==> run G: inputs <==
==> flow/design.v <==
module datapath #(parameter P_WIDTH=32)(
	input [P_WIDTH-1:0] input_a,
	input [P_WIDTH-1:0] input_b,
	input clk,
	input rst,
	output [P_WIDTH-1:0] out
	);
wire [P_WIDTH-1:0] mult_result;
wire [P_WIDTH-1:0] adder_out;
reg [P_WIDTH-1:0] adder_out_reg;
assign mult_result = input_a * input_b;
assign adder_out  = adder_out_reg + mult_result;
assign out = adder_out_reg;
always @(posedge clk)
 if (rst ==1) 
	adder_out_reg <= adder_out;
 else
	adder_out_reg <= 0;
endmodule
module controller #(parameter P_ADDR_WIDTH=8, parameter P_COUNT=100)(
	input clk,
	input rst,
	output reg out_rst,
	output reg ce_0,
	output reg ce_1,
	output reg we_0,
	output reg we_1,
	input  [P_ADDR_WIDTH-1:0] cjob_offset,
	output [P_ADDR_WIDTH-1:0] address_0,
	output [P_ADDR_WIDTH-1:0] address_1,
	input fin_buf_empty,
	output reg fin_rd_en,
	input fout_buf_full,
	output reg fout_wr_en,
	output reg cjob_load_en,
	output reg cjob_out_en
);
parameter IDLE= 7'b0000001,JOB_LOAD= 7'b0000010,  PREP=7'b0000100, PROCESSING = 7'b0001000, WRITE_BACK=7'b0010000, WAIT_Q=7'b0100000, WRITE_Q=7'b1000000;
reg [6:0] curr_state;
reg [6:0] next_state;
reg [P_ADDR_WIDTH-1:0] counter;
reg [P_ADDR_WIDTH-1:0] offset;
always @(curr_state,fin_buf_empty,counter,fout_buf_full)
begin
	next_state=5'b00000;
	case (curr_state)	
		IDLE:
			if(!fin_buf_empty)
				next_state=IDLE;
			else
				next_state=JOB_LOAD;
		JOB_LOAD:
			next_state=PREP;
		PREP:
			next_state=PROCESSING;
		PROCESSING:
			if(counter<P_COUNT-1+offset)			
				next_state = PROCESSING;
			else
				next_state = WRITE_BACK;
		WRITE_BACK:
			next_state=WAIT_Q;
		WAIT_Q:
			if(!fout_buf_full)
				next_state=WAIT_Q;
			else
				next_state=WRITE_Q;
		WRITE_Q:
			next_state=IDLE;
		default:
			next_state=IDLE;
	endcase
end
always @(posedge clk)       
begin
	if(rst==1)
		curr_state <= IDLE;
	else
		curr_state <= next_state;
end
always @(posedge clk)       
begin
	case(curr_state)
		IDLE:	begin
			out_rst<=0;
			ce_0<=0;
			ce_1<=0;
			we_0<=0;
			we_1<=0;
			counter <= 0;
			fin_rd_en<=0;
			fout_wr_en<=0;
			cjob_load_en<=0;
			cjob_out_en<=0;
			offset<=0;
			end
		JOB_LOAD:
			begin
			fin_rd_en<=1;
			cjob_load_en<=1;
			end
		PREP:
			begin
			fin_rd_en<=0;
			ce_0<=1;
			ce_1<=1;
			we_0<=0;
			we_1<=0;
			cjob_load_en<=0;
			counter<=cjob_offset;
			offset<=cjob_offset;
			end
		PROCESSING:
			begin
			cjob_load_en<=0;
			out_rst<=1;
			counter<= counter+1;
			end
		WRITE_BACK:
			begin
			ce_1<=0;
			we_0<=1;
			counter<=counter+P_COUNT;
			end
		WAIT_Q:
			begin
			ce_0<=0;
			counter<=0;
			cjob_out_en<=1;
			end
		WRITE_Q:
			begin
			fout_wr_en<=1;
			cjob_out_en<=1;
			end
		default:
			begin
			end
	endcase
end
assign address_0 = counter<<2;
assign address_1 = (counter+P_COUNT)<<2;
endmodule
module cjob_register #(parameter P_ADDR_WIDTH=16)
(
	input clk,
	input rst,
	input load,
	input out_en,
	input [(3+2+16)-1:0] data_in,
	output reg [(3+2+16)-1:0] data_out
);
reg [(3+2+16)-1:0] current_job;
always @(posedge clk) begin
	if(rst) begin
		data_out = 0;
		current_job = 0;
	end
	else begin
		if (load) current_job = data_in;
		if(out_en) data_out = current_job;
    end
end
endmodule
module dot_product (
	input ap_clk,
	input ap_rst,
	output [16-1:0]  	memory_Addr_A,
	output 						memory_EN_A,
	output 						memory_WEN_A,
	output [32-1:0]	memory_Din_A,
	input  [32-1:0] 	memory_Dout_A,
	output [16-1:0]  	memory_Addr_B,
	output 						memory_EN_B,
	output 						memory_WEN_B,
	output [32-1:0]	memory_Din_B,
	input  [32-1:0] 	memory_Dout_B,
	input 						fifo_in_empty_n,
	input  [(3+2+16)-1:0]	fifo_in_dout,
	output 						fifo_in_read,
	input 						fifo_out_full_n,
	output 						fifo_out_write,
	output [(3+2+16)-1:0]	fifo_out_din
);
	wire 						internal_rst;
	wire 						cjob_load_en;
	wire 						cjob_out_en;
	wire [16-1:0] 		job_offset;
datapath #(32) dp(
	.input_a(memory_Dout_A), 
	.input_b(memory_Dout_B), 
	.clk(ap_clk), 
	.rst(internal_rst), 
	.out(memory_Din_A)
);
controller #(16, 100) ctrl(
	.clk(ap_clk),
	.rst(ap_rst),
	.out_rst(internal_rst),
	.ce_0(memory_EN_A),
	.ce_1(memory_EN_B),
	.we_0(memory_WEN_A),
	.we_1(memory_WEN_B),
	.cjob_offset(job_offset),
	.address_0(memory_Addr_A),
	.address_1(memory_Addr_B),
	.fin_buf_empty(fifo_in_empty_n),
	.fin_rd_en(fifo_in_read),
	.fout_buf_full(fifo_out_full_n),
	.fout_wr_en(fifo_out_write),
	.cjob_load_en(cjob_load_en),
	.cjob_out_en(cjob_out_en)
);
cjob_register cjob_reg(
	.clk(ap_clk),
	.rst(ap_rst),
	.load(cjob_load_en),
	.out_en(cjob_out_en),
	.data_in(fifo_in_dout),
	.data_out(fifo_out_din)
);
assign job_offset = fifo_in_dout[16-1:0];
assign memory_Din_B = 0;
endmodule
==> flow/run.sh <==
#!/bin/bash
# the make line also repeats each setting of config.mk as NAME=value (left out here)
make -C /OpenROAD-flow-scripts/flow DESIGN_CONFIG=/design/flow/config.mk WORK_HOME=/design/flow/orfs CLKGATE_MAP_FILE= finish
==> flow/config.mk <==
export PLATFORM = sky130hd
export DESIGN_NAME = dot_product
export DESIGN_NICKNAME = dot_product
export VERILOG_FILES = /design/flow/design.v
export SDC_FILE = /design/flow/constraint.sdc
export NUM_CORES = 4
export LEC_CHECK = 0
export CAP_MARGIN = 20
export CORE_ASPECT_RATIO = 1.03
export CORE_MARGIN = 2
export CORE_UTILIZATION = 72
export CTS_CLUSTER_SIZE = 86
export HOLD_SLACK_MARGIN = 0.3
export MAX_ROUTING_LAYER = met4
export PLACE_DENSITY_LB_ADDON = 0.21
export SETUP_SLACK_MARGIN = 1.02
export SLEW_MARGIN = 20
==> flow/constraint.sdc <==
create_clock -name core_clock -period 4.4 [get_ports {ap_clk}]
set_input_delay 0.8800 -clock core_clock [delete_from_list [all_inputs] [get_ports {ap_clk}]]
set_output_delay 0.8800 -clock core_clock [all_outputs]
set_load 0.01 [all_outputs]
==> inputs of run Y, as changes to run G <==
Settings changed: ABC_AREA set to 1, CORE_ASPECT_RATIO 1.03 to 1.07, CORE_UTILIZATION 72 to 40, CTS_CLUSTER_SIZE 86 to unset, HOLD_SLACK_MARGIN 0.3 to 0.04, MAX_ROUTING_LAYER met4 to unset, PLACE_DENSITY_LB_ADDON 0.21 to unset, SETUP_SLACK_MARGIN 1.02 to unset.
==> flow/constraint.sdc (replaced) <==
create_clock -name core_clock -period 8.0 [get_ports {ap_clk}]
set_input_delay 1.6000 -clock core_clock [delete_from_list [all_inputs] [get_ports {ap_clk}]]
set_output_delay 1.6000 -clock core_clock [all_outputs]
set_load 0.01 [all_outputs]
==> inputs of run A, as changes to run G <==
Settings changed: ABC_AREA set to 1, CORE_ASPECT_RATIO 1.03 to unset, CORE_MARGIN 2 to 9, CORE_UTILIZATION 72 to 52, CTS_CLUSTER_SIZE 86 to unset, GPL_ROUTABILITY_DRIVEN set to 0, HOLD_SLACK_MARGIN 0.3 to unset, MAX_ROUTING_LAYER met4 to unset, PLACE_DENSITY_LB_ADDON 0.21 to unset, SETUP_SLACK_MARGIN 1.02 to unset.
==> flow/constraint.sdc (replaced) <==
create_clock -name core_clock -period 8.0 [get_ports {ap_clk}]
set_input_delay 1.6000 -clock core_clock [delete_from_list [all_inputs] [get_ports {ap_clk}]]
set_output_delay 1.6000 -clock core_clock [all_outputs]
set_load 0.01 [all_outputs]
==> inputs of run D, as changes to run G <==
Settings changed: CORE_ASPECT_RATIO 1.03 to 0.5, CORE_UTILIZATION 72 to 62, CTS_CLUSTER_SIZE 86 to unset, HOLD_SLACK_MARGIN 0.3 to unset, MAX_ROUTING_LAYER met4 to unset, PLACE_DENSITY set to 0.69, PLACE_DENSITY_LB_ADDON 0.21 to unset, SETUP_SLACK_MARGIN 1.02 to unset.
==> flow/constraint.sdc (replaced) <==
create_clock -name core_clock -period 9.51 [get_ports {ap_clk}]
set_input_delay 1.9020 -clock core_clock [delete_from_list [all_inputs] [get_ports {ap_clk}]]
set_output_delay 1.9020 -clock core_clock [all_outputs]
set_load 0.01 [all_outputs]
==> flow_metrics.py <==
# Generated from Yosys and OpenROAD reports
metrics = {
    "synthesis": {
        "ys_seq_share_pct": 12.0,
        "yosys_cells": 3069,
        "simple_gate_share_pct": 16.9,
        "topCellsByArea": "fa_1 (37%), inv_1 (15%), nand2_1 (12%), ha_1 (7.6%), dfxtp_1 (6.9%)",
        "syn_avg_cell_area_um2": 7.66,
        "ys_sh_mux_pct": 0.809,
        "ys_sh_aoi_pct": 4.71,
        "synthTopCellsByCount": "inv_1 (943), nand2_1 (781), fa_1 (438)",
        "syn_area_um2": 23500,
    },
    "floorplan": {
        "die-area_um2": 53200,
        "fp_util_pct": 52.9,
    },
    "placement": {
        "dp_hpwl_um": 58400,
    },
    "clock_tree": {
        "cts_setup_buffers": 0,
    },
    "outcome": {
        "status": "complete, no violations",
    },
}
[end of results for run A]
==> flow_metrics.py <==
# Generated from Yosys and OpenROAD reports
metrics = {
    "synthesis": {
        "ys_sh_mux_pct": 1.13,
        "ys_seq_share_pct": 12.7,
        "synthTopCellsByCount": "inv_1 (494), fa_1 (438), and2_1 (341)",
        "yosys_cells": 2405,
        "simple_gate_share_pct": 17.1,
        "ys_sh_aoi_pct": 4.98,
        "syn_area_um2": 22200,
    },
    "floorplan": {
        "n_tap_cell": 475,
    },
    "grt": {
        "antenna_found_initial": 2,
    },
    "clock_tree": {
        "cts_setup_buffers": 0,
        "clockBufferDepth": 2,
    },
    "placement": {
        "dp_hpwl_um": 49700,
    },
    "outcome": {
        "status": "complete, no violations",
    },
}
[end of results for run D]
==> flow_metrics.py <==
# Metrics from the implementation run
metrics = {
    "placement": {
        "dp_hpwl_um": 53700,
    },
    "floorplan": {
        "fp_util_pct": 72.8,
        "die-area_um2": 32300,
    },
    "synthesis": {
        "ys_sh_mux_pct": 1.13,
        "yosys_cells": 2405,
        "simple_gate_share_pct": 17.1,
        "synthTopCellsByCount": "inv_1 (494), fa_1 (438), and2_1 (341)",
    },
    "clock_tree": {
        "cts_setup_buffers": 60,
    },
    "outcome": {
        "status": "aborted with a tool error",
        "haltStage": "global routing",
    },
}
[end of results for run G]
==> flow_metrics.py <==
# Generated from Yosys and OpenROAD reports
metrics = {
    "synthesis": {
        "syn_avg_cell_area_um2": 7.66,
        "ys_sh_mux_pct": 0.809,
        "syn_area_um2": 23500,
        "yosys_cells": 3069,
        "ys_sh_aoi_pct": 4.71,
    },
    "placement": {
        "dp_hpwl_um": 58500,
    },
    "outcome": {
        "status": "complete, no violations",
    },
    "floorplan": {
        "die-area_um2": 60700,
    },
}
[end of results for run Y]
